==> flow/design.v (excerpt) <==
module fft16 (
    input  wire              clk,
    input  wire              rst_n,
    input  wire              start,
    input  wire signed [8:0] din_i,
    input  wire signed [8:0] din_q,
    output wire              ready,
    output wire              dout_valid,
    output wire signed [8:0] dout_i,
    output wire signed [8:0] dout_q
);
wire signed [8:0] fifo1_dout_i, fifo1_dout_q, fifo2_dout_i, fifo2_dout_q;
fft #(.SAMPLE_WORD_LENGTH(9), .SAMPLE_INT_LENGTH(0), .SAMPLE_FLOAT_LENGTH(8), .FIFO_DEPTH(16)) u_fft (
    .fifo1_dout_i (fifo1_dout_i),
    .fifo1_dout_q (fifo1_dout_q),
    .fifo2_dout_i (fifo2_dout_i),
    .fifo2_dout_q (fifo2_dout_q),
    .din_i        (din_i),
    .din_q        (din_q),
    .strt_pulse   (start),
    .valid_in     (1'b1),
    .rst          (rst_n),
    .clk          (clk),
    .idle         (ready),
    .res_valid    (dout_valid),
    .res_i        (dout_i),
    .res_q        (dout_q)
);
endmodule
Size: ~5900 cells after synthesis, about 740 flip-flops, roughly 41 I/O pins, roughly 55000 µm² of cells after synthesis.
make LEC_CHECK=0 ABC_AREA=1 CAP_MARGIN=20 CORE_MARGIN=2 CORE_UTILIZATION=71 CTS_CLUSTER_SIZE=72 PLACE_DENSITY_LB_ADDON=0.06 SETUP_SLACK_MARGIN=-0.82 SLEW_MARGIN=20 finish   # period 8.43 ns
run.sh (not shown) runs the stock make flow with config.mk's settings and CLKGATE_MAP_FILE=.
The first run finished with setup timing left.
==> next run, changes <==
Settings changed: CTS_CLUSTER_SIZE 72 to unset, SETUP_SLACK_MARGIN -0.82 to 2.41.
=> With this change the flow did not get past global routing (GRT-0232); synthesized cell count is unchanged; area after synthesis stays the same; die area is unchanged.
==> next run, changes <==
Settings changed: ABC_AREA 1 to unset, CORE_UTILIZATION 71 to 70, PLACE_DENSITY_LB_ADDON 0.06 to unset, SETUP_SLACK_MARGIN 2.41 to unset.
Clock period 8.43 ns to 7.16 ns, I/O delays scaled along.
With this change the flow ended with an error in clock tree synthesis with DPL-0033.
Die area falls by 1.7%.
Synthesized cell count drops by 18%.
Area after synthesis shrinks by about 3%.
==> next run, changes <==
Settings changed: CORE_UTILIZATION 70 to 62.
Clock period 7.16 ns to 9.88 ns, I/O delays scaled along.
After rerunning: This time the run completed and failed the layout checks on setup timing. Die size increases by 13%. Area after synthesis stays the same. Synthesized cell count is unchanged.

fft16 again, from the RTL that the note above started with.
// fft16
module fft16 (
    input  wire              clk,
    input  wire              rst_n,
    input  wire              start,
    input  wire signed [8:0] din_i,
    input  wire signed [8:0] din_q,
    output wire              ready,
    output wire              dout_valid,
    output wire signed [8:0] dout_i,
    output wire signed [8:0] dout_q
);
wire signed [8:0] fifo1_dout_i, fifo1_dout_q, fifo2_dout_i, fifo2_dout_q;
fft #(.SAMPLE_WORD_LENGTH(9), .SAMPLE_INT_LENGTH(0), .SAMPLE_FLOAT_LENGTH(8), .FIFO_DEPTH(16)) u_fft (
    .fifo1_dout_i (fifo1_dout_i),
    .fifo1_dout_q (fifo1_dout_q),
    .fifo2_dout_i (fifo2_dout_i),
    .fifo2_dout_q (fifo2_dout_q),
    .din_i        (din_i),
    .din_q        (din_q),
    .strt_pulse   (start),
    .valid_in     (1'b1),
    .rst          (rst_n),
    .clk          (clk),
    .idle         (ready),
    .res_valid    (dout_valid),
    .res_i        (dout_i),
    .res_q        (dout_q)
);
endmodule
clock: 7.15 ns
lec_check: 0
abc_area: 1
cap_margin: 10
cell_pad_in_sites_detail_placement: 1
cell_pad_in_sites_global_placement: 2
core_margin: 6
core_utilization: 56
min_routing_layer: met1
place_density_lb_addon: 0.23
setup_slack_margin: 0.24
slew_margin: 25
The starting point ended with an error in global placement without I/O (3_1_place_gp_skip_io) (FLW-0024).
Rerun with:
==> flow/config.mk (replaced) <==
export PLATFORM = sky130hd
export DESIGN_NAME = fft16
export DESIGN_NICKNAME = fft16
export VERILOG_FILES = /design/flow/design.v
export SDC_FILE = /design/flow/constraint.sdc
export NUM_CORES = 4
export LEC_CHECK = 0
export ABC_AREA = 1
export CAP_MARGIN = 20
export CORE_MARGIN = 2
export CORE_UTILIZATION = 72
export CTS_CLUSTER_SIZE = 97
export SLEW_MARGIN = 20
==> flow/constraint.sdc (replaced) <==
create_clock -name core_clock -period 6.18 [get_ports {clk}]
set_input_delay 1.2360 -clock core_clock [delete_from_list [all_inputs] [get_ports {clk}]]
set_output_delay 1.2360 -clock core_clock [all_outputs]
set_load 0.01 [all_outputs]
After rerunning:
- With this change the flow ended with an error in global routing (5_1_grt)
- synthesized area stays the same
- die area goes down by about 26%
- synthesized cell count is unchanged
Rerun with:
--- a/flow/config.mk
+++ b/flow/config.mk
@@ -7,3 +7,2 @@
 export LEC_CHECK = 0
-export ABC_AREA = 1
 export CAP_MARGIN = 20
@@ -11,3 +10,3 @@
 export CORE_UTILIZATION = 72
-export CTS_CLUSTER_SIZE = 97
+export CTS_CLUSTER_SIZE = 47
 export SLEW_MARGIN = 20
==> flow/constraint.sdc (replaced) <==
create_clock -name core_clock -period 9.58 [get_ports {clk}]
set_input_delay 1.9160 -clock core_clock [delete_from_list [all_inputs] [get_ports {clk}]]
set_output_delay 1.9160 -clock core_clock [all_outputs]
set_load 0.01 [all_outputs]
The changed run reached the layout checks and failed them: setup timing.
Synthesized area decreases by 3.1%.
Synthesized cell count decreases by 18%.
Die area decreases by 3.1%.
Rerun with:
--- a/flow/config.mk
+++ b/flow/config.mk
@@ -9,4 +9,3 @@
 export CORE_MARGIN = 2
-export CORE_UTILIZATION = 72
-export CTS_CLUSTER_SIZE = 47
+export CORE_UTILIZATION = 30
 export SLEW_MARGIN = 20
==> flow/constraint.sdc (replaced) <==
create_clock -name core_clock -period 14.4 [get_ports {clk}]
set_input_delay 2.8800 -clock core_clock [delete_from_list [all_inputs] [get_ports {clk}]]
set_output_delay 2.8800 -clock core_clock [all_outputs]
set_load 0.01 [all_outputs]
=>
- The changed run passed the timing, DRC and antenna checks
- routed wire length goes down by about a fifth
- synthesized area is unchanged
- cell area drops by a little under a tenth
- synthesized cell count is unchanged
- via count drops by about a fifth
- die size grows by well over a third
Rerun with:
--- a/flow/config.mk
+++ b/flow/config.mk
@@ -9,3 +9,4 @@
 export CORE_MARGIN = 2
-export CORE_UTILIZATION = 30
+export CORE_UTILIZATION = 70
+export SETUP_SLACK_MARGIN = -0.58
 export SLEW_MARGIN = 20
==> flow/constraint.sdc (replaced) <==
create_clock -name core_clock -period 5.88 [get_ports {clk}]
set_input_delay 1.1760 -clock core_clock [delete_from_list [all_inputs] [get_ports {clk}]]
set_output_delay 1.1760 -clock core_clock [all_outputs]
set_load 0.01 [all_outputs]
What happened: Now the flow finished but fails on setup timing; utilization rose by 55 points; count of clock-buffer cells in the layout decreases by 15.
